**flow/config.mk**
```make
export PLATFORM = sky130hd
export DESIGN_NAME = wrapper
export DESIGN_NICKNAME = wrapper
export VERILOG_FILES = /design/flow/design.v
export SDC_FILE = /design/flow/constraint.sdc
export NUM_CORES = 4
export LEC_CHECK = 0
export ABC_AREA = 0
export CAP_MARGIN = 20
export CORE_MARGIN = 2
export CORE_UTILIZATION = 72
export CTS_CLUSTER_DIAMETER = 332
export CTS_CLUSTER_SIZE = 21
export GPL_TIMING_DRIVEN = 1
export MAX_ROUTING_LAYER = met4
export PLACE_DENSITY_LB_ADDON = 0.0
export SETUP_SLACK_MARGIN = 0.88
export SLEW_MARGIN = 20
```
**flow/constraint.sdc**
```tcl
create_clock -name core_clock -period 7.82 [get_ports {s3_axi_aclk}]
set_input_delay 1.5640 -clock core_clock [delete_from_list [all_inputs] [get_ports {s3_axi_aclk}]]
set_output_delay 1.5640 -clock core_clock [all_outputs]
set_load 0.01 [all_outputs]
```
**flow/design.v**
```verilog
module bus #(
    parameter DATA_WIDTH = 32,
    parameter ADDR_WIDTH = 8,
    parameter RESP_WIDTH = 3
)
(
    input s0_axi_aclk,
    input s0_axi_aresetn,
    input [ADDR_WIDTH-1:0] s0_axi_awaddr,
    input s0_axi_awvalid,
    output reg s0_axi_awready,
    input [DATA_WIDTH-1:0] s0_axi_wdata,
    input [DATA_WIDTH/8:0] s0_axi_wstrb,
    input s0_axi_wvalid,
    output reg s0_axi_wready,
    output reg [RESP_WIDTH - 1:0] s0_axi_bresp,
    output reg s0_axi_bvalid,
    input s0_axi_bready,
    input [ADDR_WIDTH-1:0] s0_axi_araddr,
    input s0_axi_arvalid,
    output reg s0_axi_arready,
    output reg [DATA_WIDTH-1:0] s0_axi_rdata,
    output reg [RESP_WIDTH - 1:0] s0_axi_rresp,
    output reg s0_axi_rvalid,
    input s0_axi_rready,
    input m1_axi_aclk,
    input m1_axi_aresetn,
    output  reg [ADDR_WIDTH-1:0] m1_axi_awaddr,
    output  reg m1_axi_awvalid,
    input  m1_axi_awready,
    output  reg [DATA_WIDTH-1:0] m1_axi_wdata,
    output  reg [DATA_WIDTH/8:0] m1_axi_wstrb,
    output  reg m1_axi_wvalid,
    input  m1_axi_wready,
    input  [RESP_WIDTH - 1:0] m1_axi_bresp,
    input  m1_axi_bvalid,
    output reg m1_axi_bready,
    output reg [ADDR_WIDTH-1:0] m1_axi_araddr,
    output reg m1_axi_arvalid,
    input  m1_axi_arready,
    input  [DATA_WIDTH-1:0] m1_axi_rdata,
    input  [RESP_WIDTH - 1:0] m1_axi_rresp,
    input  m1_axi_rvalid,
    output reg m1_axi_rready,
    input m2_axi_aclk,
    input m2_axi_aresetn,
    output  reg [ADDR_WIDTH-1:0] m2_axi_awaddr,
    output  reg m2_axi_awvalid,
    input  m2_axi_awready,
    output  reg [DATA_WIDTH-1:0] m2_axi_wdata,
    output  reg [DATA_WIDTH/8:0] m2_axi_wstrb,
    output  reg m2_axi_wvalid,
    input  m2_axi_wready,
    input  [RESP_WIDTH - 1:0] m2_axi_bresp,
    input  m2_axi_bvalid,
    output reg m2_axi_bready,
    output reg [ADDR_WIDTH-1:0] m2_axi_araddr,
    output reg m2_axi_arvalid,
    input  m2_axi_arready,
    input  [DATA_WIDTH-1:0] m2_axi_rdata,
    input  [RESP_WIDTH - 1:0] m2_axi_rresp,
    input  m2_axi_rvalid,
    output reg m2_axi_rready
);
reg [DATA_WIDTH-1:0] cached_slave1_read_data;
reg [ADDR_WIDTH-1:0] cached_slave1_read_address;
reg [DATA_WIDTH-1:0] cached_slave1_write_data;
reg  cached_slave1_write_valid_data;
reg [ADDR_WIDTH-1:0] cached_slave1_write_address;
reg [DATA_WIDTH/8:0] cached_slave1_wstrb;
reg  cached_slave1_write_valid_address;
reg [DATA_WIDTH-1:0] cached_slave2_read_data;
reg [ADDR_WIDTH-1:0] cached_slave2_read_address;
reg [DATA_WIDTH-1:0] cached_slave2_write_data;
reg [ADDR_WIDTH-1:0] cached_slave2_write_address;
reg [DATA_WIDTH/8:0] cached_slave2_wstrb;
reg  cached_slave2_write_valid_data;
reg  cached_slave2_write_valid_address;
  typedef enum {IDLE_WRITE,VALID_WRITE_ADDR,VALID_WRITE_DATA, WRITE_TO_SLAVE1, WRITE_TO_SLAVE2, NOTIFY_MASTER_FROM_SLAVE1, NOTIFY_MASTER_FROM_SLAVE2 } writing_states;
  typedef enum {IDLE_READ, VALID_READ_ADDR, READ_FROM_SLAVE1, READ_FROM_SLAVE2, CACHE_DATA_FROM_SLAVE1,CACHE_DATA_FROM_SLAVE2, WRITE_TO_MASTER_FROM_SLAVE1, WRITE_TO_MASTER_FROM_SLAVE2 } reading_states;
  writing_states write_state;
  reading_states read_state;
always @(posedge s0_axi_aclk) begin
    if (s0_axi_aresetn == 0) begin
      s0_axi_awready <= 0;
      s0_axi_wready <= 0;
      s0_axi_bvalid <= 0;
      m1_axi_awvalid <=0;
      m1_axi_wvalid <=0;
      m2_axi_awvalid <=0;
      m2_axi_wvalid <=0;
      s0_axi_bresp <= 0;
      m1_axi_awaddr <= 0;
      m1_axi_wdata <= 0;
      m1_axi_wstrb <= 0;
      m1_axi_bready <= 0;
      m2_axi_awaddr <= 0;
      m2_axi_wdata <= 0;
      m2_axi_wstrb <= 0;
      m2_axi_bready <= 0;
      cached_slave1_write_address <= 0;
      cached_slave1_write_valid_address <= 0;
      cached_slave1_write_data <= 0;
      cached_slave1_wstrb <= 0;
      cached_slave1_write_valid_data <= 0;
      cached_slave2_write_address <= 0;
      cached_slave2_write_valid_address <= 0;
      cached_slave2_write_data <= 0;
      cached_slave2_wstrb <= 0;
      cached_slave2_write_valid_data <= 0;
      write_state <= IDLE_WRITE;
    end else begin
      case (write_state)
        IDLE_WRITE: begin
          s0_axi_wready <= 1;
          s0_axi_awready <= 1;
          s0_axi_bvalid <= 0;
          if (s0_axi_bready) begin
            s0_axi_wready <= 0;
            s0_axi_awready <= 0;
            write_state <= VALID_WRITE_ADDR;
          end
        end
        VALID_WRITE_ADDR: begin
          if(s0_axi_awaddr == 0 || s0_axi_awaddr == 4)begin
                cached_slave1_write_address <= s0_axi_awaddr;
                cached_slave1_write_valid_address <= s0_axi_awvalid;
                write_state <= VALID_WRITE_DATA;
              end 
          if(s0_axi_awaddr == 16 || s0_axi_awaddr == 20) begin
                cached_slave2_write_address <= s0_axi_awaddr;
                cached_slave2_write_valid_address <= s0_axi_awvalid;
                write_state <= VALID_WRITE_DATA;
              end 
        end
        VALID_WRITE_DATA: begin
            if(cached_slave1_write_address == 0 || cached_slave1_write_address == 4)begin
                cached_slave1_write_data <= s0_axi_wdata;
                cached_slave1_wstrb <= s0_axi_wstrb;
                cached_slave1_write_valid_data <= s0_axi_wvalid;
                write_state <= WRITE_TO_SLAVE1;
              end 
            if(cached_slave2_write_address == 16 || cached_slave2_write_address == 20) begin
                cached_slave2_write_data <= s0_axi_wdata;
                cached_slave2_wstrb <= s0_axi_wstrb;
                cached_slave2_write_valid_data <= s0_axi_wvalid;
                write_state <= WRITE_TO_SLAVE2;
              end 
        end
        WRITE_TO_SLAVE1: begin
            m1_axi_awaddr <= cached_slave1_write_address;
            m1_axi_awvalid <= 1;
            m1_axi_wdata <= cached_slave1_write_data;
            m1_axi_wstrb <= cached_slave1_wstrb;
            m1_axi_wvalid <= 1;
            m1_axi_bready <= s0_axi_bready;
            write_state <= NOTIFY_MASTER_FROM_SLAVE1;
        end
        WRITE_TO_SLAVE2: begin
            m2_axi_awaddr <= cached_slave2_write_address;
            m2_axi_awvalid <= 1;
            m2_axi_wdata <= cached_slave2_write_data;
            m2_axi_wstrb <= cached_slave2_wstrb;
            m2_axi_wvalid <= 1;
            m2_axi_bready <= s0_axi_bready;
            write_state <= NOTIFY_MASTER_FROM_SLAVE2;
          end
        NOTIFY_MASTER_FROM_SLAVE1: begin
            s0_axi_wready <= m1_axi_wready;
            s0_axi_awready <= m1_axi_awready;
            s0_axi_bvalid <= m1_axi_bvalid;
            s0_axi_bresp <= m1_axi_bresp;
            write_state <= IDLE_WRITE;
        end
        NOTIFY_MASTER_FROM_SLAVE2: begin
            s0_axi_wready <= m2_axi_wready;
            s0_axi_awready <= m2_axi_awready;
            s0_axi_bvalid <= m2_axi_bvalid;
            s0_axi_bresp <= m2_axi_bresp;
            write_state <= IDLE_WRITE;
        end
      endcase
    end
  end
always @(posedge s0_axi_aclk) begin
    if (s0_axi_aresetn == 0) begin
       s0_axi_arready <= 0;
       s0_axi_rvalid <= 0;
       s0_axi_rdata <= 0;
       s0_axi_rresp <= 0;
       m1_axi_rready <= 0;
       m2_axi_rready <= 0;
       m1_axi_araddr <= 0;
       m1_axi_arvalid <= 0;
       m2_axi_araddr <= 0;
       m2_axi_arvalid <= 0;
       cached_slave1_read_address <= 0;
       cached_slave1_read_data <= 0;
       cached_slave2_read_address <= 0;
       cached_slave2_read_data <= 0;
       read_state<=IDLE_READ;
    end else begin
      case (read_state)
        IDLE_READ: begin
          s0_axi_arready <= 1; 
          m1_axi_rready <= 0;
          m2_axi_rready <= 0;
          s0_axi_rvalid <= 0;
           if(s0_axi_rready ) begin
            read_state<=VALID_READ_ADDR;
           end
        end
        VALID_READ_ADDR: begin
            if(s0_axi_araddr == 8 || s0_axi_araddr == 12)begin
                cached_slave1_read_address <= s0_axi_araddr;
                s0_axi_arready <= 0;
                s0_axi_rvalid <= 1;
                read_state <= READ_FROM_SLAVE1;
               end 
           if(s0_axi_araddr == 24 || s0_axi_araddr == 28) begin
                 cached_slave2_read_address <= s0_axi_araddr;
                 s0_axi_rvalid <= 1;
                 s0_axi_arready <= 0;
                 read_state <= READ_FROM_SLAVE2;
              end 
        end
        READ_FROM_SLAVE1: begin
            m1_axi_araddr <= cached_slave1_read_address;
            m1_axi_arvalid <= 1;
            m1_axi_rready <= 1;
            read_state <= CACHE_DATA_FROM_SLAVE1;
        end
        READ_FROM_SLAVE2: begin
            m2_axi_araddr <= cached_slave2_read_address;
            m2_axi_arvalid <= 1;
            m2_axi_rready <= 1;
            read_state <= CACHE_DATA_FROM_SLAVE2;
        end
        CACHE_DATA_FROM_SLAVE1: begin
           cached_slave1_read_data <= m1_axi_rdata;
           read_state <= WRITE_TO_MASTER_FROM_SLAVE1;
        end
        CACHE_DATA_FROM_SLAVE2: begin
          cached_slave2_read_data <= m2_axi_rdata;
          read_state <= WRITE_TO_MASTER_FROM_SLAVE2;  
        end
        WRITE_TO_MASTER_FROM_SLAVE1: begin           
              if(m1_axi_arready) begin
                s0_axi_rdata <= cached_slave1_read_data; 
                s0_axi_rvalid <= 1;
                s0_axi_rresp <= 0;
                read_state <= IDLE_READ; 
              end
            s0_axi_rvalid <= 0;
        end
        WRITE_TO_MASTER_FROM_SLAVE2: begin 
            if(m2_axi_arready) begin
              s0_axi_rdata <= cached_slave2_read_data;
              s0_axi_rvalid <= 1;
              s0_axi_rresp <= 0;
              read_state <= IDLE_READ;
            end
            s0_axi_rvalid <= 0;
        end
      endcase
    end
  end
endmodule
module adder#(
    parameter DATA_WIDTH = 32,
    parameter ADDR_WIDTH = 8,
    parameter RESP_WIDTH = 3
)
(
    input s1_axi_aclk,
    input s1_axi_aresetn,
    input [ADDR_WIDTH-1:0] s1_axi_awaddr,
    input s1_axi_awvalid,
    output reg s1_axi_awready,
    input [DATA_WIDTH-1:0] s1_axi_wdata,
    input [DATA_WIDTH/8:0] s1_axi_wstrb,
    input s1_axi_wvalid,
    output reg s1_axi_wready,
    output reg [RESP_WIDTH - 1:0] s1_axi_bresp,
    output reg s1_axi_bvalid,
    input s1_axi_bready,
    input [ADDR_WIDTH-1:0] s1_axi_araddr,
    input s1_axi_arvalid,
    output  s1_axi_arready,
    output reg [DATA_WIDTH-1:0] s1_axi_rdata,
    output reg [RESP_WIDTH - 1:0] s1_axi_rresp,
    output reg s1_axi_rvalid,
    input  s1_axi_rready
);
reg [DATA_WIDTH-1:0] operandA, operandB;
wire [(2*DATA_WIDTH-1):0] result_tmp;
wire [DATA_WIDTH-1:0] overflow_adder;
reg [1:0] operandCounters;
reg [(2*DATA_WIDTH-1):0] result_hold;
reg s1_axi_arready_tmp;
assign s1_axi_arready = s1_axi_arready_tmp;
always@(posedge s1_axi_aclk)
begin
    if(~s1_axi_aresetn) 
    begin
	    s1_axi_awready <= 0;
       s1_axi_wready <= 0;
       operandCounters <= 0;
       operandA <= 0;
       operandB <= 0;
       s1_axi_bresp <= 0;
       s1_axi_bvalid <= 0;
    end
	else if(s1_axi_awvalid == 1 && s1_axi_wvalid == 1 )
	  begin
	     case(s1_axi_awaddr)
		   0:
		     begin
            s1_axi_awready <= 0;
            s1_axi_wready <= 0;
                  operandA <= s1_axi_wdata;
                  if(operandCounters == 2'b10) begin
                     operandCounters <= 1;
                  end
                  else begin
                     operandCounters <= operandCounters + 1;
                  end
                  if (s1_axi_bready == 1) begin
                    s1_axi_awready <= 1;
                    s1_axi_wready <= 1;
                    s1_axi_bresp <= 0;
                    s1_axi_bvalid <= 1;  
                  end
			 end  
		   4: 
		     begin
            s1_axi_awready <= 0;
            s1_axi_wready <= 0;
              operandB <= s1_axi_wdata;  
              if(operandCounters == 2) begin
                    operandCounters <= 1;
              end
                  else begin
                    operandCounters <= operandCounters + 1;
                  end 
              if (s1_axi_bready == 1) begin
                s1_axi_awready <= 1;
                s1_axi_wready <= 1;
                s1_axi_bresp <= 0;
                s1_axi_bvalid <= 1;
              end
			 end 
		   default:
		      begin
			     s1_axi_awready <= 1;
              s1_axi_wready <= 1;
			  end
        endcase
	  end
	else
	  begin
	   s1_axi_bresp <= 0;
      s1_axi_bvalid <= 0;
	  end
end
always@(posedge s1_axi_aclk)
begin
   if(~s1_axi_aresetn)
      result_hold <= 0;
   else if(operandCounters == 2)
      result_hold <= result_tmp;
end
assign result_tmp = (operandCounters == 2) ? operandA + operandB : result_hold;
assign overflow_adder = (result_tmp > (2**DATA_WIDTH)-1)?1:0;    
always@(posedge s1_axi_aclk)
begin
   if(~s1_axi_aresetn) begin
	   s1_axi_rvalid <= 0;
       s1_axi_rresp <= 0;
       s1_axi_rdata <= 0;
   end 
	else if(s1_axi_rready == 1 && s1_axi_arvalid == 1)
      begin
         case(s1_axi_araddr)
            8: begin
                  s1_axi_rvalid <= 1;
                  s1_axi_rresp <= 0;
                  s1_axi_rdata <= result_tmp[31:0];
               end
            12: begin
                  s1_axi_rvalid <= 1;
                  s1_axi_rresp <= 0;
                  s1_axi_rdata <= overflow_adder;
               end
            default: begin
                  s1_axi_rresp <= 0;
               end
         endcase
      end
   else
	  begin
        s1_axi_rresp <= 0;
	  end
end
always@(posedge s1_axi_aclk)
begin
 if(s1_axi_aresetn == 1'b0) 
  begin
   s1_axi_arready_tmp <= 0;
  end 
 else
   if(s1_axi_arvalid && ~s1_axi_arready_tmp )
      s1_axi_arready_tmp <= 1'b1;    
   else
      s1_axi_arready_tmp <= 1'b0; 
 end
endmodule
module multiplier#(
    parameter DATA_WIDTH = 32,
    parameter ADDR_WIDTH = 8,
    parameter RESP_WIDTH = 3
)
(
    input s2_axi_aclk,
    input s2_axi_aresetn,
    input [ADDR_WIDTH-1:0] s2_axi_awaddr,
    input s2_axi_awvalid,
    output reg s2_axi_awready,
    input [DATA_WIDTH-1:0] s2_axi_wdata,
    input [DATA_WIDTH/8:0] s2_axi_wstrb,
    input s2_axi_wvalid,
    output reg s2_axi_wready,
    output reg [RESP_WIDTH - 1:0] s2_axi_bresp,
    output reg s2_axi_bvalid,
    input s2_axi_bready,
    input [ADDR_WIDTH-1:0] s2_axi_araddr,
    input s2_axi_arvalid,
    output  s2_axi_arready,
    output reg [DATA_WIDTH-1:0] s2_axi_rdata,
    output reg [RESP_WIDTH - 1:0] s2_axi_rresp,
    output reg s2_axi_rvalid,
    input  s2_axi_rready
);
reg [DATA_WIDTH-1:0] operandA, operandB;
wire [(2*DATA_WIDTH-1):0] result_tmp;
wire [DATA_WIDTH-1:0] overflow_adder;
reg [1:0] operandCounters;
reg [(2*DATA_WIDTH-1):0] result_hold;
reg s2_axi_arready_tmp;
assign s2_axi_arready = s2_axi_arready_tmp;
always@(posedge s2_axi_aclk)
begin
    if(~s2_axi_aresetn) 
    begin
	    s2_axi_awready <= 0;
       s2_axi_wready <= 0;
       operandCounters <= 0;
       operandA <= 0;
       operandB <= 0;
       s2_axi_bresp <= 0;
       s2_axi_bvalid <= 0;
    end
	else if(s2_axi_awvalid == 1 && s2_axi_wvalid == 1 )
	  begin
	     case(s2_axi_awaddr)
		   16:
		     begin
            s2_axi_awready <= 0;
            s2_axi_wready <= 0;
                  operandA <= s2_axi_wdata;
                  if(operandCounters == 2'b10) begin
                     operandCounters <= 1;
                  end
                  else begin
                     operandCounters <= operandCounters + 1;
                  end
                  if (s2_axi_bready == 1) begin
                    s2_axi_awready <= 1;
                    s2_axi_wready <= 1;
                    s2_axi_bresp <= 0;
                    s2_axi_bvalid <= 1;  
                  end
			 end  
		   20: 
		     begin
            s2_axi_awready <= 0;
            s2_axi_wready <= 0;
              operandB <= s2_axi_wdata;  
              if(operandCounters == 2) begin
                    operandCounters <= 1;
              end
                  else begin
                    operandCounters <= operandCounters + 1;
                  end 
              if (s2_axi_bready == 1) begin
                s2_axi_awready <= 1;
                s2_axi_wready <= 1;
                s2_axi_bresp <= 0;
                s2_axi_bvalid <= 1;
              end
			 end 
		   default:
		      begin
			     s2_axi_awready <= 1;
              s2_axi_wready <= 1;
			  end
        endcase
	  end
	else
	  begin
	   s2_axi_bresp <= 0;
      s2_axi_bvalid <= 0;
	  end
end
always@(posedge s2_axi_aclk)
begin
   if(~s2_axi_aresetn)
      result_hold <= 0;
   else if(operandCounters == 2)
      result_hold <= result_tmp;
end
assign result_tmp = (operandCounters == 2) ? operandA * operandB : result_hold;
assign overflow_adder = (result_tmp > (2**DATA_WIDTH)-1)?1:0;    
always@(posedge s2_axi_aclk)
begin
   if(~s2_axi_aresetn) begin
	   s2_axi_rvalid <= 0;
       s2_axi_rresp <= 0;
       s2_axi_rdata <= 0;
   end 
	else if(s2_axi_rready == 1 && s2_axi_arvalid == 1)
      begin
         case(s2_axi_araddr)
            24: begin
                  s2_axi_rvalid <= 1;
                  s2_axi_rresp <= 0;
                  s2_axi_rdata <= result_tmp[31:0];
               end
            28: begin
                  s2_axi_rvalid <= 1;
                  s2_axi_rresp <= 0;
                  s2_axi_rdata <= overflow_adder;
               end
            default: begin
                  s2_axi_rresp <= 0;
               end
         endcase
      end
   else
	  begin
        s2_axi_rresp <= 0;
	  end
end
always@(posedge s2_axi_aclk)
begin
 if(s2_axi_aresetn == 1'b0) 
  begin
   s2_axi_arready_tmp <= 0;
  end 
 else
   if(s2_axi_arvalid && ~s2_axi_arready_tmp )
      s2_axi_arready_tmp <= 1'b1;    
   else
      s2_axi_arready_tmp <= 1'b0; 
 end
endmodule
module wrapper #(
    parameter DATA_WIDTH = 32,
    parameter ADDR_WIDTH = 8,
    parameter RESP_WIDTH = 3
)
(
    input s3_axi_aclk,
    input s3_axi_aresetn,
    input [ADDR_WIDTH-1:0] s3_axi_awaddr,
    input s3_axi_awvalid,
    output wire s3_axi_awready,
    input [DATA_WIDTH-1:0] s3_axi_wdata,
    input [DATA_WIDTH/8:0] s3_axi_wstrb,
    input s3_axi_wvalid,
    output wire s3_axi_wready,
    output wire [RESP_WIDTH - 1:0] s3_axi_bresp,
    output wire s3_axi_bvalid,
    input s3_axi_bready,
    input [ADDR_WIDTH-1:0] s3_axi_araddr,
    input s3_axi_arvalid,
    output wire s3_axi_arready,
    output wire [DATA_WIDTH-1:0] s3_axi_rdata,
    output wire [RESP_WIDTH - 1:0] s3_axi_rresp,
    output wire s3_axi_rvalid,
    input s3_axi_rready
);
wire [ADDR_WIDTH-1:0] connect_slave1_awaddr;
wire connect_slave1_awvalid;
wire connect_slave1_awready;
wire [DATA_WIDTH-1:0] connect_slave1_wdata;
wire [DATA_WIDTH/8:0] connect_slave1_wstrb;
wire connect_slave1_wvalid;
wire connect_slave1_wready;
wire [RESP_WIDTH - 1:0] connect_slave1_bresp;
wire connect_slave1_bvalid;
wire connect_slave1_bready;
wire [ADDR_WIDTH-1:0] connect_slave1_araddr;
wire connect_slave1_arvalid;
wire connect_slave1_arready;
wire [DATA_WIDTH-1:0] connect_slave1_rdata;
wire [RESP_WIDTH - 1:0] connect_slave1_rresp;
wire connect_slave1_rvalid;
wire connect_slave1_rready;
wire [ADDR_WIDTH-1:0] connect_slave2_awaddr;
wire connect_slave2_awvalid;
wire connect_slave2_awready;
wire [DATA_WIDTH-1:0] connect_slave2_wdata;
wire [DATA_WIDTH/8:0] connect_slave2_wstrb;
wire connect_slave2_wvalid;
wire connect_slave2_wready;
wire [RESP_WIDTH - 1:0] connect_slave2_bresp;
wire connect_slave2_bvalid;
wire connect_slave2_bready;
wire [ADDR_WIDTH-1:0] connect_slave2_araddr;
wire connect_slave2_arvalid;
wire connect_slave2_arready;
wire [DATA_WIDTH-1:0] connect_slave2_rdata;
wire [RESP_WIDTH - 1:0] connect_slave2_rresp;
wire connect_slave2_rvalid;
wire connect_slave2_rready;
bus#(
    .DATA_WIDTH(DATA_WIDTH),
    .ADDR_WIDTH(ADDR_WIDTH),
    .RESP_WIDTH(RESP_WIDTH)
) bus_instiate (
    .s0_axi_aclk(s3_axi_aclk),
    .s0_axi_aresetn(s3_axi_aresetn),
    .s0_axi_awaddr(s3_axi_awaddr),
    .s0_axi_awvalid(s3_axi_awvalid),
    .s0_axi_awready(s3_axi_awready),
    .s0_axi_wdata(s3_axi_wdata),
    .s0_axi_wstrb(s3_axi_wstrb),
    .s0_axi_wvalid(s3_axi_wvalid),
    .s0_axi_wready(s3_axi_wready),
    .s0_axi_bresp(s3_axi_bresp),
    .s0_axi_bvalid(s3_axi_bvalid),
    .s0_axi_bready(s3_axi_bready),
    .s0_axi_araddr(s3_axi_araddr),
    .s0_axi_arvalid(s3_axi_arvalid),
    .s0_axi_arready(s3_axi_arready),
    .s0_axi_rdata(s3_axi_rdata),
    .s0_axi_rresp(s3_axi_rresp),
    .s0_axi_rvalid(s3_axi_rvalid),
    .s0_axi_rready(s3_axi_rready),
    .m1_axi_aclk(s3_axi_aclk),
    .m1_axi_aresetn(s3_axi_aresetn),
    .m1_axi_awaddr(connect_slave1_awaddr),
    .m1_axi_awvalid(connect_slave1_awvalid),
    .m1_axi_awready(connect_slave1_awready),
    .m1_axi_wdata(connect_slave1_wdata),
    .m1_axi_wstrb(connect_slave1_wstrb),
    .m1_axi_wvalid(connect_slave1_wvalid),
    .m1_axi_wready(connect_slave1_wready),
    .m1_axi_bresp(connect_slave1_bresp),
    .m1_axi_bvalid(connect_slave1_bvalid),
    .m1_axi_bready(connect_slave1_bready),
    .m1_axi_araddr(connect_slave1_araddr),
    .m1_axi_arvalid(connect_slave1_arvalid),
    .m1_axi_arready(connect_slave1_arready),
    .m1_axi_rdata(connect_slave1_rdata),
    .m1_axi_rresp(connect_slave1_rresp),
    .m1_axi_rvalid(connect_slave1_rvalid),
    .m1_axi_rready(connect_slave1_rready),
    .m2_axi_aclk(s3_axi_aclk),
    .m2_axi_aresetn(s3_axi_aresetn),
    .m2_axi_awaddr(connect_slave2_awaddr),
    .m2_axi_awvalid(connect_slave2_awvalid),
    .m2_axi_awready(connect_slave2_awready),
    .m2_axi_wdata(connect_slave2_wdata),
    .m2_axi_wstrb(connect_slave2_wstrb),
    .m2_axi_wvalid(connect_slave2_wvalid),
    .m2_axi_wready(connect_slave2_wready),
    .m2_axi_bresp(connect_slave2_bresp),
    .m2_axi_bvalid(connect_slave2_bvalid),
    .m2_axi_bready(connect_slave2_bready),
    .m2_axi_araddr(connect_slave2_araddr),
    .m2_axi_arvalid(connect_slave2_arvalid),
    .m2_axi_arready(connect_slave2_arready),
    .m2_axi_rdata(connect_slave2_rdata),
    .m2_axi_rresp(connect_slave2_rresp),
    .m2_axi_rvalid(connect_slave2_rvalid),
    .m2_axi_rready(connect_slave2_rready)
  );
  adder #(
    .DATA_WIDTH(DATA_WIDTH),
    .ADDR_WIDTH(ADDR_WIDTH),
    .RESP_WIDTH(RESP_WIDTH)
  ) adder_instiate (
    .s1_axi_aclk(s3_axi_aclk),
    .s1_axi_aresetn(s3_axi_aresetn),
    .s1_axi_awaddr(connect_slave1_awaddr),
    .s1_axi_awvalid(connect_slave1_awvalid),
    .s1_axi_awready(connect_slave1_awready),
    .s1_axi_wdata(connect_slave1_wdata),
    .s1_axi_wstrb(connect_slave1_wstrb),
    .s1_axi_wvalid(connect_slave1_wvalid),
    .s1_axi_wready(connect_slave1_wready),
    .s1_axi_bresp(connect_slave1_bresp),
    .s1_axi_bvalid(connect_slave1_bvalid),
    .s1_axi_bready(connect_slave1_bready),
    .s1_axi_araddr(connect_slave1_araddr),
    .s1_axi_arvalid(connect_slave1_arvalid),
    .s1_axi_arready(connect_slave1_arready),
    .s1_axi_rdata(connect_slave1_rdata),
    .s1_axi_rresp(connect_slave1_rresp),
    .s1_axi_rvalid(connect_slave1_rvalid),
    .s1_axi_rready(connect_slave1_rready)
  );
   multiplier #(
    .DATA_WIDTH(DATA_WIDTH),
    .ADDR_WIDTH(ADDR_WIDTH),
    .RESP_WIDTH(RESP_WIDTH)
   ) multiplier_instiate (
    .s2_axi_aclk(s3_axi_aclk),
    .s2_axi_aresetn(s3_axi_aresetn),
    .s2_axi_awaddr(connect_slave2_awaddr),
    .s2_axi_awvalid(connect_slave2_awvalid),
    .s2_axi_awready(connect_slave2_awready),
    .s2_axi_wdata(connect_slave2_wdata),
    .s2_axi_wstrb(connect_slave2_wstrb),
    .s2_axi_wvalid(connect_slave2_wvalid),
    .s2_axi_wready(connect_slave2_wready),
    .s2_axi_bresp(connect_slave2_bresp),
    .s2_axi_bvalid(connect_slave2_bvalid),
    .s2_axi_bready(connect_slave2_bready),
    .s2_axi_araddr(connect_slave2_araddr),
    .s2_axi_arvalid(connect_slave2_arvalid),
    .s2_axi_arready(connect_slave2_arready),
    .s2_axi_rdata(connect_slave2_rdata),
    .s2_axi_rresp(connect_slave2_rresp),
    .s2_axi_rvalid(connect_slave2_rvalid),
    .s2_axi_rready(connect_slave2_rready)
  );
endmodule
```
**flow/run.sh**
```bash
#!/bin/bash
# the make line also repeats each setting of config.mk as NAME=value (left out here)
make -C /OpenROAD-flow-scripts/flow DESIGN_CONFIG=/design/flow/config.mk WORK_HOME=/design/flow/orfs CLKGATE_MAP_FILE= finish
```
==> job_summary.md, run 1 <==
## Synthesis and layout report

| Metric | Value |
|---|---|
| Clock buffer count from CTS | `36` |
| Met3 usage | `between 6 and 7%` |
| Critical Path End Type | `flop` |
| Gate power share | `roughly 2.0%` |
| CP Depth | `27` |
| Sw frac | `approximately 22%` |
| HP Class | `flop to flop` |
| Cell Int Power | `approximately 4.2 mW` |
| Layout Check Fails | `negative setup slack` |
| Cycle use final | `105%` |
| Worst setup margin | `-405 ps` |
| DR pass1 iterations | `6` |
| Gr busiest metal | `met2` |
| Initial DRC Count | `around 3800` |
| CTS Sinks | `roughly 650` |
| Ys flop type | `dfxtp_1` |
| Gate Area | `just over 40000 sq um` |
| Root Driver | `clkbuf_16` |
| Max Clock Freq | `122 MHz` |
| Switching pwr | `1.19 mW` |
| Initial antenna violation count | `2` |
| Power Dens Cells | `80.7 nW/um^2` |
| Kind of critical path | `flop to flop` |
| Deepest clock path buffer count | `3` |
| I/O Buffers | `slightly below 90` |
| Status | `complete, but fails checks` |
| CTS tree | `built` |
| Worst Hold End | `multiplier_instiate.s2_axi_arready_tmp` |
| Final Setup Violations | `3` |
| Core Footprint | `79100 sq um` |
| Max Fanout on Critical Path | `7` |
| Hold path depth | `1` |
| Finished Layout Cells | `roughly 7800` |
| WL per Instance | `between 20 and 25 um` |
| Top cells by count | `nand2_1, inv_1, fa_1, dfxtp_1, and2_1` |
| Synth top cell by count | `nand2_1` |
| Worst setup path start | `multiplier_instiate.operandA[10]` |
| Leakage | `around 30 nW` |
| First-pass GRT wire length | `248 mm` |
| Reg2reg end | `multiplier_instiate.s2_axi_rdata[0]` |
| R2r setup slk | `-410 ps` |
| Met2 GRT Util | `between 60% and 70%` |
| Fill cells | `4815` |
| Yosys xor share | `1.03%` |
| Register share after synthesis | `approximately 22%` |
| Top cells, area | `fa_1, dfxtp_1, nand2_1` |
| Utilization after layout | `83.7%` |
| GRT overflow | `0` |
| Yosys warns | `3` |
| Mux share | `3.68%` |
| Syn Area/Cell | `between 8 and 9 sq um` |
| Die Ht | `287 um` |
| Largest net degree at the start of global routing | `212` |
| Clock network power | `between 1.5 and 2 mW` |
| Ys cells | `roughly 6500` |
| Dpl hpwl | `around 120 mm` |
| Most frequent CP cell | `fa_1` |
| CP Buf/Inv Count | `6` |
| Late-Pin Clk Latency | `approximately 650 ps` |
| Antenna-violating nets left | `0` |
| Reg2reg start | `multiplier_instiate.operandA[10]` |
| Slew @ Worst Pin | `approximately 1100 ps` |
| Synth top area share | `a little under a third` |
| Slowest library cell on the worst path | `fa_1` |
| Adder Area Share | `37.5%` |
| Worst EP required | `8290 ps` |
| Worst hold start | `multiplier_instiate.s2_axi_arready_tmp` |
| Top power group | `sequential cells` |
| Met1 Usage GRT | `~49%` |
| Tool warnings | `46` |
| Seq pwr share | `61.3%` |
| Synth-to-Final Area Change | `14.8%` |
| Die Span X | `287 um` |
| Final GP Congestion | `0.974` |
| Number of core rows | `slightly above 100` |
| Syn Inst Count | `6479` |
| Top logic family | `adder cells` |
| Clock skew | `77.3 ps` |
| Max H-tree Level | `2` |
| Post-synth EDFFs | `0` |
| Clock slew at reported path FFs | `about 120 ps` |
| P_comb | `~0.11 mW` |
| Nets | `between 7000 and 8000` |
| Final min period | `approximately 8000 ps` |
| Synth Area in Compound Gates | `approximately 8%` |
| Worst path max stage delay | `560 ps` |
| Critical Path AT | `a little under 9000 ps` |
| Final Max Slew Viols | `0` |
| Yosys cell types | `94` |
| Via-to-Cell Ratio | `~5.9` |
| DRC viols | `0` |
| Die area | `approximately 82000 sq um` |
| Ys async rst share | `0%` |
| Flop area | `13000 sq um` |
| Final Hold Viols | `0` |
| Dpl cells | `roughly 7600` |
| # IOs | `just over 100` |
| Worst slew margin | `27.6%` |
| Synth area leader | `fa_1` |
| FP Util | `roughly 73%` |
| RSZ-0062 raised after global routing | `true` |
| End of the critical path | `multiplier_instiate.s2_axi_rdata[0]` |
| Reg2reg path depth | `27` |
| Post-CTS Hold Buffers | `0` |
| Sequential power | `~3.3 mW` |
| CP Launch Type | `flop` |
| Simple Share, Synth | `a little under a fifth` |
| Post-synth regs | `between 600 and 700` |
| Worst vdd ir | `roughly 0.00021 V` |
| Clock share of power | `36.7%` |
| Number of global-route vias before repair | `about 47000` |
| Chip area in the Yosys report | `between 50000 and 60000 sq um` |
| Delay-heaviest family, CP | `adder cells` |
| Max-Cap Viols | `0` |
| Post-Route WL | `approximately 160 mm` |
| Synth Cell Area | `around 58000 sq um` |
| Tot GR Track Use | `between 30 and 40%` |
| Via count | `roughly 46000` |
## stage by stage
stage / instance area, sq um / total power, mW / hold WS [ps] / TNS, ps / worst slack, ps
6_report: 66200 / 5.35 / 441 / -547 / -405
5_1_grt: 66200 / 5.48 / 473 / -2070 / -712
4_1_cts: 65100 / 5.37 / 443 / -107 / -107
3_5_place_dp: 62300 / 3.47 / 429 / -586 / -373
3_3_place_gp: 62300 / 3.47 / 430 / -442 / -310
2_1_floorplan: 58100 / 3.42 / 411 / 0 / 501
## cell type report
class / count / share of cell area [%]
multi-input combinational: 4519 / 62.5
clock inverter: 4 / 0.128
antenna: 1 / 0.00378
clock buffer: 36 / 1.36
sequential: 645 / 19.7
timing repair buffer: 605 / 9.22
inverter: 911 / 5.17
tap: 1050 / 1.98
## routing by layer
metal | up-vias | part of all wire, %
met5 | - | 0
met4 | 0 | 4.8
met3 | 528 | 8.4
met2 | 2037 | 49
met1 | 22702 | 38
li1 | 20543 | -
## what timing repair did
item	in CTS	in global routing
pin swaps	127	131
gates cloned	4	1
setup endpoints to repair	70	70
setup buffers	53	31
gates resized	335	202
==> run 2: changes to the inputs <==
ABC_AREA = not set   (was 0)
CAP_MARGIN = 40   (was 20)
CELL_PAD_IN_SITES_DETAIL_PLACEMENT = 1   (was not set)
CELL_PAD_IN_SITES_GLOBAL_PLACEMENT = 1   (was not set)
CORE_MARGIN = 10   (was 2)
CORE_UTILIZATION = 40   (was 72)
CTS_CLUSTER_DIAMETER = 53   (was 332)
CTS_CLUSTER_SIZE = 57   (was 21)
GPL_ROUTABILITY_DRIVEN = 0   (was not set)
GPL_TIMING_DRIVEN = not set   (was 1)
MAX_ROUTING_LAYER = not set   (was met4)
PLACE_DENSITY_LB_ADDON = not set   (was 0.0)
SETUP_SLACK_MARGIN = not set   (was 0.88)
SLEW_MARGIN = 10   (was 20)
clock period = 12.7 ns   (was 7.82 ns; I/O delays follow)
==> run 2 against run 1 <==
The run now finishes clean. Setup slack improved by 3700 ps. Flip-flop count did not move. Power fell by 28%. Core utilization fell by 40 points. Clock skew fell by 25 ps. Die area rose by 94%. Largest cell class unchanged.
==> job_summary.md, run 2 <==
## Synthesis and layout report

| Metric | Value |
|---|---|
| Ys flop type | `dfxtp_1 (unchanged)` |
| Cell Int Power | `2.87 mW (was 4.16 mW)` |
| Tot GR Track Use | `21.4% (was 39.4%)` |
| Chip area in the Yosys report | `57700 sq um (unchanged)` |
| CP Depth | `25 (was 27)` |
| Slowest library cell on the worst path | `dfxtp_1 (was fa_1)` |
| Clock share of power | `45.5% (was 36.7%)` |
| HP Class | `flop to flop (unchanged)` |
| Die area | `160000 sq um (was 82400 sq um)` |
| Status | `complete, no violations (was complete, but fails checks)` |
| Switching pwr | `0.972 mW (was 1.19 mW)` |
| Ys async rst share | `0% (unchanged)` |
| Post-Route WL | `168 mm (was 158 mm)` |
| Synth area leader | `fa_1 (unchanged)` |
| Synth Area in Compound Gates | `8.00% (unchanged)` |
| Worst setup path start | `multiplier_instiate.operandA[6] (was multiplier_instiate.operandA[10])` |
| Max-Cap Viols | `0 (unchanged)` |
| Dpl hpwl | `130 mm (was 118 mm)` |
| Via count | `42346 (was 45810)` |
| Power Dens Cells | `61.9 nW/um^2 (was 80.7 nW/um^2)` |
| End of the critical path | `multiplier_instiate.s2_axi_rdata[0] (unchanged)` |
| Clock slew at reported path FFs | `100 ps (was 120 ps)` |
| Post-CTS Hold Buffers | `0 (unchanged)` |
| Leakage | `27.4 nW (was 29.6 nW)` |
| Max H-tree Level | `2 (unchanged)` |
| Utilization after layout | `43.3% (was 83.7%)` |
| Top logic family | `adder cells (unchanged)` |
| Post_cts resized | `0 (was 335)` |
| Core Footprint | `143000 sq um (was 79100 sq um)` |
| Worst hold start | `multiplier_instiate.s2_axi_arready_tmp (unchanged)` |
| I/O Buffers | `88 (unchanged)` |
| Die Span X | `400 um (was 287 um)` |
| Clock network power | `1.75 mW (was 1.96 mW)` |
| Total setup buffers inserted after CTS | `0 (was 53)` |
| Number of global-route vias before repair | `46880 (was 46770)` |
| Most frequent CP cell | `fa_1 (unchanged)` |
| Reg2reg start | `multiplier_instiate.operandA[6] (was multiplier_instiate.operandA[10])` |
| Worst Hold End | `multiplier_instiate.s2_axi_arready_tmp (unchanged)` |
| Critical Path End Type | `flop (unchanged)` |
| Simple Share, Synth | `18.5% (unchanged)` |
| Hold path depth | `1 (unchanged)` |
| Worst slew margin | `32.8% (was 27.6%)` |
| DRC viols | `0 (unchanged)` |
| Gate power share | `1.8% (was 2.0%)` |
| Worst path max stage delay | `860 ps (was 560 ps)` |
| DR pass1 iterations | `5 (was 6)` |
| FP Util | `40.2% (was 72.9%)` |
| Critical Path AT | `9860 ps (was 8690 ps)` |
| Root Driver | `clkbuf_16 (unchanged)` |
| Seq pwr share | `52.7% (was 61.3%)` |
| Max Clock Freq | `107 MHz (was 122 MHz)` |
| Setup slack after placement | `3360 ps (was -373 ps)` |
| Tool warnings | `40 (was 46)` |
| Sequential power | `2.02 mW (was 3.28 mW)` |
| Reg2reg end | `multiplier_instiate.s2_axi_rdata[0] (unchanged)` |
| Reg2reg path depth | `25 (was 27)` |
| Initial DRC Count | `1780 (was 3833)` |
| Worst EP required | `13200 ps (was 8290 ps)` |
| Yosys xor share | `1.03% (unchanged)` |
| R2r setup slk | `3340 ps (was -410 ps)` |
| # IOs | `103 (unchanged)` |
| Mux share | `3.68% (unchanged)` |
| Delay-heaviest family, CP | `adder cells (unchanged)` |
| Yosys cell types | `94 (unchanged)` |
| P_comb | `0.0673 mW (was 0.105 mW)` |
| Post-synth EDFFs | `0 (unchanged)` |
| Synth top area share | `31.1% (unchanged)` |
| Clock buffer count from CTS | `46 (was 36)` |
| Antenna-violating nets left | `0 (unchanged)` |
| GRT overflow | `0 (unchanged)` |
| Worst vdd ir | `0.000142 V (was 0.000210 V)` |
| Post-synth regs | `645 (unchanged)` |
| Synth top cell by count | `nand2_1 (unchanged)` |
| CP Launch Type | `flop (unchanged)` |
| CTS Sinks | `645 (unchanged)` |
| Late-Pin Clk Latency | `670 ps (was 650 ps)` |
| Die Ht | `400 um (was 287 um)` |
| Initial antenna violation count | `2 (unchanged)` |
| Setup tns final | `0 ps (was -547 ps)` |
| Worst setup margin | `3340 ps (was -405 ps)` |
| CTS tree | `built (unchanged)` |
| Final min period | `9360 ps (was 8230 ps)` |
| Adder Area Share | `37.5% (unchanged)` |
| Register share after synthesis | `22.4% (unchanged)` |
| First-pass GRT wire length | `272 mm (was 248 mm)` |
| Final Hold Viols | `0 (unchanged)` |
| Kind of critical path | `flop to flop (unchanged)` |
| Synth-to-Final Area Change | `7.61% (was 14.8%)` |
| RSZ-0062 raised after global routing | `false (was true)` |
| Top cells by count | `nand2_1, inv_1, fa_1, dfxtp_1, and2_1 (unchanged)` |
| Cycle use final | `73.7% (was 105%)` |
| Via-to-Cell Ratio | `5.13 (was 5.89)` |
| Final Max Slew Viols | `0 (unchanged)` |
| Clock skew | `52.6 ps (was 77.3 ps)` |
| Nets | `7562 (was 7970)` |
| Top power group | `sequential cells (unchanged)` |
| WL per Instance | `20.4 um (was 20.3 um)` |
| Deepest clock path buffer count | `3 (unchanged)` |
| Largest net degree at the start of global routing | `215 (was 212)` |
| Slew @ Worst Pin | `1010 ps (was 1080 ps)` |
| Sw frac | `25.3% (was 22.3%)` |
| Ys cells | `6479 (unchanged)` |
| Number of core rows | `139 (was 103)` |
| CP Buf/Inv Count | `4 (was 6)` |
| Syn Inst Count | `6479 (unchanged)` |
| Yosys warns | `3 (unchanged)` |
| Syn Area/Cell | `8.90 sq um (unchanged)` |
| Top cells, area | `fa_1, dfxtp_1, nand2_1 (unchanged)` |
| Synth Cell Area | `57700 sq um (unchanged)` |
| Final Setup Violations | `0 (was 3)` |
| Max Fanout on Critical Path | `24 (was 7)` |
## run 2: cell type report
| type | count | area, sq um |
|---|---|---|
| multi-input cells | 4519 | 39700 |
| fillers | 16575 | 81400 |
| clock buffers | 48 | 1180 |
| well taps | 1903 | 2380 |
| inverters | 911 | 3430 |
| repair buffers | 187 | 1770 |
| diodes | 1 | 2.50 |
| clock inverters | 38 | 657 |
| flip-flops and latches | 645 | 12900 |
## run 2: per-stage QoR
stage | hold slack [ps] | total power [mW] | instance area [sq um] | instances
2_1_floorplan | 411 | 2.10 | 57700 | 6484
6_report | 456 | 3.84 | 62100 | 8252
5_1_grt | 473 | 3.99 | 62100 | 8251
4_1_cts | 455 | 3.91 | 62100 | 8251
3_5_place_dp | 433 | 2.14 | 60200 | 8165
3_3_place_gp | 437 | 2.14 | 60000 | 8155
## run 2: layer usage
metal / routed length (um) / vias up / global-route usage (%)
li1: - / 19734 / -
met3: 3580 / 172 / 1.36
met5: 0 / - / 0
met2: 85800 / 461 / 38.8
met1: 74700 / 21979 / 27.7
met4: 3920 / 0 / 4.75
==> run 3: changes to the inputs <==
CAP_MARGIN = 20   (was 40)
CELL_PAD_IN_SITES_DETAIL_PLACEMENT = not set   (was 1)
CELL_PAD_IN_SITES_GLOBAL_PLACEMENT = not set   (was 1)
CORE_MARGIN = 2   (was 10)
CTS_CLUSTER_SIZE = not set   (was 57)
GPL_ROUTABILITY_DRIVEN = not set   (was 0)
clock period = 10.0 ns   (was 12.7 ns; I/O delays follow)
==> run 3 against run 2 <==
Count of clock-buffer cells in the layout up 41. Setup slack lost 2400 ps. Final area rose by 1.5%. Still clean on timing, DRC and antenna. Sequential share of layout area decreased by 0.32 points. Die area shrank 7.8%. Flip-flop count is the same. Sequential power rose by 27%. Register-to-register slack worse by 2400 ps. Largest cell class unchanged. Core utilization is 0.72 points higher. Combinational power up 24%. Maximum frequency rose by 2.9%. Global-route usage fell by 0.35 points.
==> job_summary.md, run 3 <==
## Synthesis and layout report

| Metric | Value |
|---|---|
| HP Class | `flop to flop (unchanged)` |
| Cell Int Power | `4.24 mW (was 2.87 mW)` |
| Total setup buffers inserted after CTS | `0 (unchanged)` |
| Hold path depth | `1 (unchanged)` |
| Initial DRC Count | `3032 (was 1780)` |
| Late-Pin Clk Latency | `620 ps (was 670 ps)` |
| DRC viols | `0 (unchanged)` |
| Post-Route WL | `152 mm (was 168 mm)` |
| Root Driver | `clkbuf_16 (unchanged)` |
| Kind of critical path | `flop to flop (unchanged)` |
| Worst slew margin | `19.7% (was 32.8%)` |
| Final instance area | `63000 sq um (was 62100 sq um)` |
| Synth Area in Compound Gates | `8.00% (unchanged)` |
| GRT overflow | `0 (unchanged)` |
| Setup slack after placement | `997 ps (was 3360 ps)` |
| Syn Inst Count | `6479 (unchanged)` |
| Clock slew at reported path FFs | `60 ps (was 100 ps)` |
| Die area | `147000 sq um (was 160000 sq um)` |
| CP Buf/Inv Count | `4 (unchanged)` |
| Final min period | `9100 ps (was 9360 ps)` |
| Register share after synthesis | `22.4% (unchanged)` |
| Syn Area/Cell | `8.90 sq um (unchanged)` |
| Number of global-route vias before repair | `43748 (was 46880)` |
| Reg2reg start | `multiplier_instiate.operandB[18] (was multiplier_instiate.operandA[6])` |
| Sw frac | `21.4% (was 25.3%)` |
| Worst vdd ir | `0.000168 V (was 0.000142 V)` |
| Delay-heaviest family, CP | `adder cells (unchanged)` |
| Worst setup margin | `905 ps (was 3340 ps)` |
| Worst EP required | `10470 ps (was 13200 ps)` |
| Worst Hold End | `adder_instiate.s1_axi_arready_tmp (was multiplier_instiate.s2_axi_arready_tmp)` |
| Post-CTS Hold Buffers | `0 (unchanged)` |
| Power Dens Cells | `85.7 nW/um^2 (was 61.9 nW/um^2)` |
| Gate power share | `1.5% (was 1.8%)` |
| P_comb | `0.0834 mW (was 0.0673 mW)` |
| Critical Path AT | `9560 ps (was 9860 ps)` |
| Critical Path End Type | `flop (unchanged)` |
| Synth area leader | `fa_1 (unchanged)` |
| Clock buffer count from CTS | `69 (was 46)` |
| Chip area in the Yosys report | `57700 sq um (unchanged)` |
| Yosys cell types | `94 (unchanged)` |
| Largest net degree at the start of global routing | `221 (was 215)` |
| CTS tree | `built (unchanged)` |
| Ys async rst share | `0% (unchanged)` |
| Tot Pwr | `5.40 mW (was 3.84 mW)` |
| Die Ht | `384 um (was 400 um)` |
| Seq pwr share | `47.7% (was 52.7%)` |
| Reg2reg path depth | `25 (unchanged)` |
| Core Footprint | `143000 sq um (about the same)` |
| Adder Area Share | `37.5% (unchanged)` |
| Synth top area share | `31.1% (unchanged)` |
| Sequential power | `2.57 mW (was 2.02 mW)` |
| Status | `complete, no violations (unchanged)` |
| Yosys xor share | `1.03% (unchanged)` |
| Die Span X | `384 um (was 400 um)` |
| # IOs | `103 (unchanged)` |
| Simple Share, Synth | `18.5% (unchanged)` |
| Fill cells | `14174 (was 16575)` |
| Synth top cell by count | `nand2_1 (unchanged)` |
| CTS Sinks | `645 (unchanged)` |
| Flop area | `12900 sq um (about the same)` |
| First-pass GRT wire length | `246 mm (was 272 mm)` |
| Deepest clock path buffer count | `3 (unchanged)` |
| DR pass1 iterations | `6 (was 5)` |
| Leakage | `28.0 nW (was 27.4 nW)` |
| R2r setup slk | `900 ps (was 3340 ps)` |
| Top cells, area | `fa_1, dfxtp_1, nand2_1 (unchanged)` |
| Number of core rows | `139 (unchanged)` |
| Nets | `7633 (was 7562)` |
| Cycle use final | `91.0% (was 73.7%)` |
| Max-Cap Viols | `0 (unchanged)` |
| Worst hold start | `adder_instiate.s1_axi_arready_tmp (was multiplier_instiate.s2_axi_arready_tmp)` |
| Yosys warns | `3 (unchanged)` |
| Ys cells | `6479 (unchanged)` |
| Switching pwr | `1.15 mW (was 0.972 mW)` |
| Clock share of power | `50.8% (was 45.5%)` |
| DP Area | `60500 sq um (was 60200 sq um)` |
| Ys flop type | `dfxtp_1 (unchanged)` |
| Reg2reg end | `multiplier_instiate.s2_axi_rdata[0] (unchanged)` |
| CP Launch Type | `flop (unchanged)` |
| Worst path max stage delay | `750 ps (was 860 ps)` |
| Tot GR Track Use | `21.0% (was 21.4%)` |
| Most frequent CP cell | `fa_1 (unchanged)` |
| Dpl hpwl | `119 mm (was 130 mm)` |
| Synth-to-Final Area Change | `9.26% (was 7.61%)` |
| CP Depth | `25 (unchanged)` |
| Final Hold Viols | `0 (unchanged)` |
| I/O Buffers | `88 (unchanged)` |
| Gate Area | `39700 sq um (about the same)` |
| FP Util | `40.2% (about the same)` |
| Top logic family | `adder cells (unchanged)` |
| Mux share | `3.68% (unchanged)` |
| RSZ-0062 raised after global routing | `false (unchanged)` |
| Final Setup Violations | `0 (unchanged)` |
| Final Max Slew Viols | `0 (unchanged)` |
| Post-synth regs | `645 (unchanged)` |
| Max Fanout on Critical Path | `18 (was 24)` |
| Initial antenna violation count | `4 (was 2)` |
| Final GP Congestion | `0.908` |
| Slowest library cell on the worst path | `dfxtp_1 (unchanged)` |
| Clock skew | `31.0 ps (was 52.6 ps)` |
| Via-to-Cell Ratio | `5.09 (was 5.13)` |
| Antenna-violating nets left | `0 (unchanged)` |
| Diode count | `0 (was 1)` |
| Post-synth EDFFs | `0 (unchanged)` |
| Synth Cell Area | `57700 sq um (unchanged)` |
| Top power group | `the clock network (was sequential cells)` |
| Post_cts resized | `0 (unchanged)` |
| Tool warnings | `39 (was 40)` |
| WL per Instance | `18.3 um (was 20.4 um)` |
| Clock network power | `2.74 mW (was 1.75 mW)` |
| Setup tns final | `0 ps (unchanged)` |
| Worst setup path start | `multiplier_instiate.operandB[18] (was multiplier_instiate.operandA[6])` |
| Slew @ Worst Pin | `1200 ps (was 1010 ps)` |
| Top cells by count | `nand2_1, inv_1, fa_1, dfxtp_1, and2_1 (unchanged)` |
| Max Clock Freq | `110 MHz (was 107 MHz)` |
| Via count | `42446 (was 42346)` |
| Max H-tree Level | `3 (was 2)` |
| End of the critical path | `multiplier_instiate.s2_axi_rdata[0] (unchanged)` |
-- run 3: per-layer routing --
metal	up-vias	track usage, %	part of all wire (%)
li1	19925	-	-
met1	21411	29.3	46
met2	931	34.6	47
met3	179	2.07	4.7
met4	0	6.14	2.9
met5	-	0	0
-- run 3: final cells by class --
| type | count | area share [%] |
|---|---|---|
| repair buffers | 235 | 3.36 |
| clock inverters | 36 | 0.766 |
| multi-input cells | 4519 | 63.0 |
| flip-flops and latches | 645 | 20.5 |
| well taps | 1903 | 3.78 |
| inverters | 911 | 5.44 |
| clock buffers | 89 | 3.13 |
-- run 3: through the flow --
step                utilization, %  hold WS, ps  instances
global route                  44.0          447       8338
finish                        44.0          435       8338
detailed placement            42.2          431       8208
CTS                           43.9          441       8333
floorplan                        -          411       6484
global placement              42.1          427       8204
==> run 4: changes to the inputs <==
ABC_AREA = 1   (was not set)
CAP_MARGIN = 25   (was 20)
CELL_PAD_IN_SITES_DETAIL_PLACEMENT = 2   (was not set)
CELL_PAD_IN_SITES_GLOBAL_PLACEMENT = 3   (was not set)
CORE_UTILIZATION = 55   (was 40)
CTS_CLUSTER_DIAMETER = 366   (was 53)
CTS_CLUSTER_SIZE = 40   (was not set)
GPL_TIMING_DRIVEN = 0   (was not set)
MAX_ROUTING_LAYER = met5   (was not set)
PLACE_DENSITY_LB_ADDON = 0.05   (was not set)
SETUP_SLACK_MARGIN = 2.94   (was not set)
SLEW_MARGIN = 40   (was 10)
TNS_END_PERCENT = 50   (was not set)
clock period = 12.2 ns   (was 10.0 ns; I/O delays follow)
==> run 4 against run 3 <==
The run now fails in global placement without I/O. Synthesized area increased by 3.4%. Synthesized cell count grew 22%. Die area fell by 25%.
==> job_summary.md, run 4 <==
### Metrics collected by this job

| Metric | Value |
|---|---|
| Simple Share, Synth | `20.0% (was 18.5%)` |
| Post-synth regs | `645 (unchanged)` |
| Ys cells | `7932 (was 6479)` |
| Syn Area/Cell | `7.52 sq um (was 8.90 sq um)` |
| Fail Step | `global placement without I/O` |
| Register share after synthesis | `21.7% (was 22.4%)` |
| Die Span X | `333 um (was 384 um)` |
| Yosys cell types | `53 (was 94)` |
| Post-synth EDFFs | `0 (unchanged)` |
| Tool error | `[ERROR FLW-0024] Place density exceeds 1.0 (current PLACE_DENSITY_LB_ADDON =  0.05). Please check if the value of  PLACE_DENSITY_LB_ADDON is between 0 and 0.99.` |
| Top cells by count | `inv_1, nand2_1, nor2_1, fa_1, dfxtp_1 (was nand2_1, inv_1, fa_1, dfxtp_1, and2_1)` |
| Synth top area share | `30.1% (was 31.1%)` |
| Core Footprint | `107000 sq um (was 143000 sq um)` |
| Synth Area in Compound Gates | `7.35% (was 8.00%)` |
| Top logic family | `adder cells (unchanged)` |
| Mux share | `0.0671% (was 3.68%)` |
| Ys flop type | `dfxtp_1 (unchanged)` |
| Ys async rst share | `0% (unchanged)` |
| Die Ht | `333 um (was 384 um)` |
| Yosys xor share | `0.661% (was 1.03%)` |
| Synth area leader | `fa_1 (unchanged)` |
| Status | `stopped before the end (was complete, no violations)` |
| Adder Area Share | `36.3% (was 37.5%)` |
| Synth Cell Area | `59600 sq um (was 57700 sq um)` |
| Top cells, area | `fa_1, dfxtp_1, inv_1 (was fa_1, dfxtp_1, nand2_1)` |
| Syn Inst Count | `7932 (was 6479)` |
| FP Util | `55.6% (was 40.2%)` |
| Chip area in the Yosys report | `59600 sq um (was 57700 sq um)` |
| Number of core rows | `120 (was 139)` |
| Die area | `111000 sq um (was 147000 sq um)` |
| Yosys warns | `3 (unchanged)` |
| Synth top cell by count | `inv_1 (was nand2_1)` |
==> run 5: changes to the inputs <==
CELL_PAD_IN_SITES_DETAIL_PLACEMENT = 1   (was 2)
CTS_CLUSTER_DIAMETER = 193   (was 366)
CTS_CLUSTER_SIZE = 52   (was 40)
MAX_ROUTING_LAYER = met4   (was met5)
SLEW_MARGIN = 20   (was 40)
TNS_END_PERCENT = not set   (was 50)
==> run 5 against run 4 <==
Synthesized area unchanged. Synthesized cell count unchanged. The flow again stops in global placement without I/O. Die area unchanged.
==> job_summary.md, run 5 <==
### Metrics collected by this job

| Metric | Value |
|---|---|
| Post-synth regs | `645 (unchanged)` |
| Post-synth EDFFs | `0 (unchanged)` |
| Ys flop type | `dfxtp_1 (unchanged)` |
| FP Util | `55.6% (unchanged)` |
| Top logic family | `adder cells (unchanged)` |
| Yosys cell types | `53 (unchanged)` |
| Synth area leader | `fa_1 (unchanged)` |
| Mux share | `0.0671% (unchanged)` |
| Synth Area in Compound Gates | `7.35% (unchanged)` |
| Register share after synthesis | `21.7% (unchanged)` |
| Syn Inst Count | `7932 (unchanged)` |
| Chip area in the Yosys report | `59600 sq um (unchanged)` |
| Status | `stopped before the end (unchanged)` |
| Die Span X | `333 um (unchanged)` |
| Syn Area/Cell | `7.52 sq um (unchanged)` |
| Synth Cell Area | `59600 sq um (unchanged)` |
| Tool error | `[ERROR FLW-0024] Place density exceeds 1.0 (current PLACE_DENSITY_LB_ADDON =  0.05). Please check if the value of  PLACE_DENSITY_LB_ADDON is between 0 and 0.99. (unchanged)` |
| Top cells by count | `inv_1, nand2_1, nor2_1, fa_1, dfxtp_1 (unchanged)` |
| Number of core rows | `120 (unchanged)` |
| Yosys xor share | `0.661% (unchanged)` |
| Synth top cell by count | `inv_1 (unchanged)` |
| Adder Area Share | `36.3% (unchanged)` |
| Yosys warns | `3 (unchanged)` |
| Ys cells | `7932 (unchanged)` |
| Synth top area share | `30.1% (unchanged)` |
| Simple Share, Synth | `20.0% (unchanged)` |
| Fail Step | `global placement without I/O (unchanged)` |
| Core Footprint | `107000 sq um (unchanged)` |
| Ys async rst share | `0% (unchanged)` |
| Die Ht | `333 um (unchanged)` |
| Die area | `111000 sq um (unchanged)` |
| Top cells, area | `fa_1, dfxtp_1, inv_1 (unchanged)` |
==> run 6: changes to the inputs <==
ABC_AREA = not set   (was 1)
CAP_MARGIN = 40   (was 25)
CELL_PAD_IN_SITES_DETAIL_PLACEMENT = not set   (was 1)
CELL_PAD_IN_SITES_GLOBAL_PLACEMENT = 1   (was 3)
CORE_MARGIN = 10   (was 2)
CORE_UTILIZATION = 40   (was 55)
CTS_CLUSTER_DIAMETER = 53   (was 193)
CTS_CLUSTER_SIZE = 57   (was 52)
GPL_ROUTABILITY_DRIVEN = 0   (was not set)
GPL_TIMING_DRIVEN = not set   (was 0)
MAX_ROUTING_LAYER = not set   (was met4)
PLACE_DENSITY_LB_ADDON = not set   (was 0.05)
SETUP_SLACK_MARGIN = 1.35   (was 2.94)
SLEW_MARGIN = 10   (was 20)
clock period = 12.7 ns   (was 12.2 ns; I/O delays follow)
==> run 6 against run 5 <==
Synthesized cell count down 18%. Die area up 44%. Synthesized area down 3.3%. The run now finishes clean.
==> job_summary.md, run 6 <==
## Synthesis and layout report

| Metric | Value |
|---|---|
| Clock share of power | `44.6%` |
| Leakage | `approximately 27 nW` |
| Number of core rows | `139 (was 120)` |
| Clock network power | `between 1.5 and 2 mW` |
| Die area | `160000 sq um (was 111000 sq um)` |
| Number of global-route vias before repair | `~44000` |
| Synth Area in Compound Gates | `8.00% (was 7.35%)` |
| Yosys cell types | `94 (was 53)` |
| Adder Area Share | `37.5% (was 36.3%)` |
| Met2 GRT Util | `35.7%` |
| P_comb | `approximately 0.067 mW` |
| Final Hold Viols | `0` |
| First-pass GRT wire length | `about 260 mm` |
| Syn Inst Count | `6479 (was 7932)` |
| Simple Share, Synth | `18.5% (was 20.0%)` |
| Worst slew margin | `roughly 33%` |
| GRT overflow | `0` |
| Top logic family | `adder cells (unchanged)` |
| Seq pwr share | `a little over half` |
| Final min period | `~9200 ps` |
| Critical Path End Type | `flop` |
| Max H-tree Level | `2` |
| Reg2reg path depth | `25` |
| Top power group | `sequential cells` |
| Worst path max stage delay | `approximately 860 ps` |
| Final Setup Violations | `0` |
| Sw frac | `around a quarter` |
| Most frequent CP cell | `fa_1` |
| Worst EP required | `~13000 ps` |
| RSZ-0062 raised after global routing | `false` |
| WL per Instance | `around 20 um` |
| Clock slew at reported path FFs | `roughly 90 ps` |
| Ys async rst share | `0% (unchanged)` |
| Worst setup path start | `multiplier_instiate.operandA[6]` |
| Post-synth EDFFs | `0 (unchanged)` |
| Worst vdd ir | `approximately 0.00014 V` |
| Synth area leader | `fa_1 (unchanged)` |
| HP Class | `flop to flop` |
| Max-Cap Viols | `0` |
| Synth top cell by count | `nand2_1 (was inv_1)` |
| Cycle use final | `72.7%` |
| Post_cts resized | `0` |
| Reg2reg end | `multiplier_instiate.s2_axi_rdata[0]` |
| Worst Hold End | `adder_instiate.s1_axi_arready_tmp` |
| FP Util | `40.2% (was 55.6%)` |
| Deepest clock path buffer count | `3` |
| Largest net degree at the start of global routing | `approximately 220` |
| Ys flop type | `dfxtp_1 (unchanged)` |
| Register share after synthesis | `22.4% (was 21.7%)` |
| Die Ht | `400 um (was 333 um)` |
| Synth top area share | `31.1% (was 30.1%)` |
| CP Buf/Inv Count | `4` |
| # IOs | `between 100 and 150` |
| Die Span X | `400 um (was 333 um)` |
| DRC viols | `0` |
| Switching pwr | `0.922 mW` |
| Root Driver | `clkbuf_16` |
| Top cells by count | `nand2_1, inv_1, fa_1, dfxtp_1, and2_1 (was inv_1, nand2_1, nor2_1, fa_1, dfxtp_1)` |
| Final Max Slew Viols | `0` |
| Post-Route WL | `around 160 mm` |
| Antenna-violating nets left | `0` |
| Ys cells | `6479 (was 7932)` |
| Cell Int Power | `2.85 mW` |
| CTS Sinks | `between 600 and 700` |
| Status | `complete, no violations (was stopped before the end)` |
| R2r setup slk | `3470 ps` |
| Slowest library cell on the worst path | `dfxtp_1` |
| Dpl hpwl | `roughly 120 mm` |
| Synth-to-Final Area Change | `7.39%` |
| End of the critical path | `multiplier_instiate.s2_axi_rdata[0]` |
| Sequential power | `2.02 mW` |
| Fill cells | `~14000` |
| Top cells, area | `fa_1, dfxtp_1, nand2_1 (was fa_1, dfxtp_1, inv_1)` |
| Hold Slack | `between 400 and 500 ps` |
| Power Dens Cells | `between 60 and 70 nW/um^2` |
| Via-to-Cell Ratio | `about 5.0` |
| Core Footprint | `143000 sq um (was 107000 sq um)` |
| Initial antenna violation count | `3` |
| Post-synth regs | `645 (unchanged)` |
| I/O Buffers | `~88` |
| Max Clock Freq | `roughly 110 MHz` |
| Via count | `between 40000 and 50000` |
| CP Depth | `25` |
| Gr busiest metal | `met2` |
| Nets | `approximately 7600` |
| Post-CTS Hold Buffers | `0` |
| CP Launch Type | `flop` |
| Mux share | `3.68% (was 0.0671%)` |
| Tot GR Track Use | `roughly a fifth` |
| Chip area in the Yosys report | `57700 sq um (was 59600 sq um)` |
| Delay-heaviest family, CP | `adder cells` |
| Clock buffer count from CTS | `46` |
| Worst hold start | `bus_instiate.m1_axi_arvalid` |
| Syn Area/Cell | `8.90 sq um (was 7.52 sq um)` |
| Tool warnings | `~40` |
| Total setup buffers inserted after CTS | `0` |
| Synth Cell Area | `57700 sq um (was 59600 sq um)` |
| Hold path depth | `2` |
| Max Fanout on Critical Path | `24` |
| Yosys warns | `3 (unchanged)` |
| Met3 usage | `under 10%` |
| Clock skew | `roughly 32 ps` |
| Late-Pin Clk Latency | `between 600 and 700 ps` |
| Critical Path AT | `9730 ps` |
| Kind of critical path | `flop to flop` |
| Yosys xor share | `1.03% (was 0.661%)` |
| Reg2reg start | `multiplier_instiate.operandA[6]` |
| Initial DRC Count | `between 1500 and 2000` |
| Slew @ Worst Pin | `~1000 ps` |
| DR pass1 iterations | `5` |
| CTS tree | `built` |
| Gate power share | `about 1.8%` |
| Tot Pwr | `approximately 3.8 mW` |
| Setup tns final | `0 ps` |
| Met1 Usage GRT | `26.9%` |
==> run 6: layer usage <==
metal  up-vias  share of wire [%]
met3       186                2.8
met4         0                2.9
met1     20994                 45
li1      19794                  -
met2       565                 49
met5         -                  0
==> run 6: area by class of cell <==
type / count / area (sq um) / share of cell area [%]
clock inverter: 35 / 493 / 0.796
antenna: 2 / 5.00 / 0.00808
inverter: 911 / 3430 / 5.53
tap: 1903 / 2380 / 3.84
multi-input combinational: 4519 / 39700 / 64.1
clock buffer: 51 / 1200 / 1.94
sequential: 645 / 12900 / 20.9
timing repair buffer: 188 / 1790 / 2.89
==> run 6: through the flow <==
stage / cells / instance area, sq um / utilization (%) / setup WS [ps]
finish: 8254 / 61900 / 43.2 / 3470
global route: 8252 / 61900 / 43.2 / 2970
detailed placement: 8165 / 60200 / 42.0 / 3480
global placement: 8155 / 60000 / 41.8 / 3490
floorplan: 6484 / 57700 / - / 5030
CTS: 8251 / 61900 / 43.2 / 3420
Power and IR drop assume default switching activity.
